==> flow/design.v (excerpt) <==
module booth(
    input clk,
    input load,
    input reset,
    input [31:0] M,  
    input [31:0] Q,  
    output reg [63:0] P,  
    output done           
    );
For scale: about 2100 cells after synthesis, about 130 flip-flops.
Settings: LEC_CHECK=0, ABC_AREA=0, CAP_MARGIN=10, CELL_PAD_IN_SITES_DETAIL_PLACEMENT=2, CORE_MARGIN=4, CORE_UTILIZATION=40, CTS_CLUSTER_DIAMETER=129, GPL_ROUTABILITY_DRIVEN=1, GPL_TIMING_DRIVEN=0, HOLD_SLACK_MARGIN=0.27, MIN_ROUTING_LAYER=met1, SLEW_MARGIN=20; clock period 5.93 ns.
run.sh (not shown) runs the stock make flow with config.mk's settings and CLKGATE_MAP_FILE=.
The baseline finished but fails on setup timing.
Change:
ABC_AREA = default   (was 0)
CAP_MARGIN = 20   (was 10)
CELL_PAD_IN_SITES_DETAIL_PLACEMENT = default   (was 2)
CORE_MARGIN = 2   (was 4)
CTS_CLUSTER_DIAMETER = default   (was 129)
GPL_ROUTABILITY_DRIVEN = default   (was 1)
GPL_TIMING_DRIVEN = default   (was 0)
HOLD_SLACK_MARGIN = default   (was 0.27)
MIN_ROUTING_LAYER = default   (was met1)
clock period = 10.0 ns   (was 5.93 ns; I/O delays follow)
After rerunning: With this change the flow completed with no timing, DRC or antenna violations. Total power fell by 51%. Routed wire length goes down by 51%. Cell area drops by 8.3%. Utilization went down by 4.1 points. Final cell count came out lower by 6.8%. Setup slack is better by 4.0 ns. Non-clock buffer count goes down by 186. Combinational power goes down by 58%. Synthesized area is unchanged.
Change:
CORE_ASPECT_RATIO = 0.7   (was default)
CORE_MARGIN = 5   (was 2)
SETUP_SLACK_MARGIN = 0.11   (was default)
=> Worst setup slack loses 0.20 ns. Power stays flat. Design area hardly moves. Flip-flop count is unchanged. Die size goes up by 6.3%. Cell count decreases by 0.87%. Non-clock buffer count stays the same. Sequential power barely changes. Critical path depth decreases by 1.
Change:
CORE_ASPECT_RATIO = default   (was 0.7)
CORE_MARGIN = 2   (was 5)
CTS_CLUSTER_DIAMETER = 376   (was default)
CTS_CLUSTER_SIZE = 98   (was default)
PLACE_DENSITY = 0.95   (was default)
SETUP_SLACK_MARGIN = default   (was 0.11)
What happened: The changed run passed the timing, DRC and antenna checks. Power goes up slightly. Via count goes up by a few percent. Synthesized area is unchanged. Setup slack is better by 0.19 ns. Register-to-register slack is better by 0.19 ns.

---

== run A ==
The RTL this note starts from:
==> flow/design.v <==
`timescale 1ns / 1ps
module booth(
    input clk,
    input load,
    input reset,
    input [31:0] M,  
    input [31:0] Q,  
    output reg [63:0] P,  
    output done           
    );
    reg signed [63:0] A;                
    reg signed [31:0] Q_temp;            
    reg signed [31:0] M_temp;            
    reg [4:0] Count;                       
    reg Q_minus_one;                     
    always @(posedge clk)
    begin
        if (reset == 1) 
        begin
            A = 64'b0;
            Q_minus_one = 0;
            P = 64'b0;
            Q_temp = 32'b0;
            M_temp = 32'b0;
            Count = 5'd16;
        end
        else if (load == 1)
        begin
            Q_temp = Q;
            M_temp = M;
            A = 64'b0;    
            Q_minus_one = 0;  
            Count = 5'd16;    
        end
        else if (Count > 5'd0)
        begin
            case ({Q_temp[1:0], Q_minus_one})
                3'b000, 3'b111:   
                    begin
                    end
                3'b001, 3'b010:   
                    begin
                        A = A + {{32{M_temp[31]}}, M_temp};
                    end
                3'b011:   
                    begin
                        A = A + ({{32{M_temp[31]}}, M_temp} << 1); 
                    end
                3'b100:   
                    begin
                        A = A - ({{32{M_temp[31]}}, M_temp} << 1); 
                    end
                3'b101, 3'b110:   
                    begin
                        A = A - {{32{M_temp[31]}}, M_temp}; 
                    end
            endcase
            Q_minus_one = Q_temp[1];
            Q_temp = {A[1:0], Q_temp[31:2]};   
            A = {A[63], A[63:2]};   
            Count = Count - 1'b1;
        end
        else
        begin
            Count = 5'b0;
        end
        P = {A[31:0], Q_temp};
    end
    assign done = (Count == 5'd0);
endmodule
==> flow/config.mk <==
export PLATFORM = sky130hd
export DESIGN_NAME = booth
export DESIGN_NICKNAME = booth
export VERILOG_FILES = /design/flow/design.v
export SDC_FILE = /design/flow/constraint.sdc
export NUM_CORES = 4
export LEC_CHECK = 0
export CAP_MARGIN = 0
export CORE_MARGIN = 2
export CORE_UTILIZATION = 70
export CTS_CLUSTER_SIZE = 89
export HOLD_SLACK_MARGIN = -0.09
export SETUP_SLACK_MARGIN = 0.9
export SLEW_MARGIN = 20
==> flow/constraint.sdc <==
create_clock -name core_clock -period 5.49 [get_ports {clk}]
set_input_delay 1.0980 -clock core_clock [delete_from_list [all_inputs] [get_ports {clk}]]
set_output_delay 1.0980 -clock core_clock [all_outputs]
set_load 0.01 [all_outputs]
Run A never completed, since it errored out during global routing.
### run A -> run B
Settings: CORE_UTILIZATION changed from 70 to 61; ABC_AREA newly set to 1; CAP_MARGIN changed from 0 to 20; CTS_CLUSTER_SIZE changed from 89 to 98; SETUP_SLACK_MARGIN removed (was 0.9); HOLD_SLACK_MARGIN removed (was -0.09); the clock period (ns, I/O delays scaled along) changed from 5.49 to 4.39.
Findings:
Run B: done, clean on timing, DRC and antenna
Run A → run B: number of rows in the core area went up 12, cell count after synthesis saw an increase.
In run B, cell total in the yosys stat output is higher than in run A.
Run comparison: run A largest family of logic cells by area AND-OR/OR-AND gates; run B largest family of logic cells by area simple AND/OR/NAND/NOR gates
> inputs changed (run B -> run C)
Settings: CORE_UTILIZATION now 70, was 61; ABC_AREA no longer set, was 1; CTS_CLUSTER_DIAMETER now 393, previously not set; the clock period (ns, I/O delays scaled along) now 10.0, was 4.39.
Results
Of the two values seen for origin of the worst setup path, M_temp[3] was produced by run C and M_temp[0] by run B.
Across both runs, power was lower for run C than for run B.
For final HPWL from detailed placement, dividing the value from run B by the value from run C gives 1.7.
Looking at wire length across both flows, run C is the stronger of the two, with run B trailing.
Core utilization before placement on run C is up relative to run B.
[inputs] run D vs run C
Settings: a deleted CTS_CLUSTER_DIAMETER that had been 393; a deleted CTS_CLUSTER_SIZE that had been 98; a change of CORE_UTILIZATION from 70 to 24; a change of the clock period (ns, I/O delays scaled along) from 10.0 to 6.53.
--- outcome ---
In run D, final period utilization is higher than in run C. Run D ends up with higher internal power consumption than run C does. Higher power consumption was reported by run D, not run C.
Power and IR drop assume default switching activity.
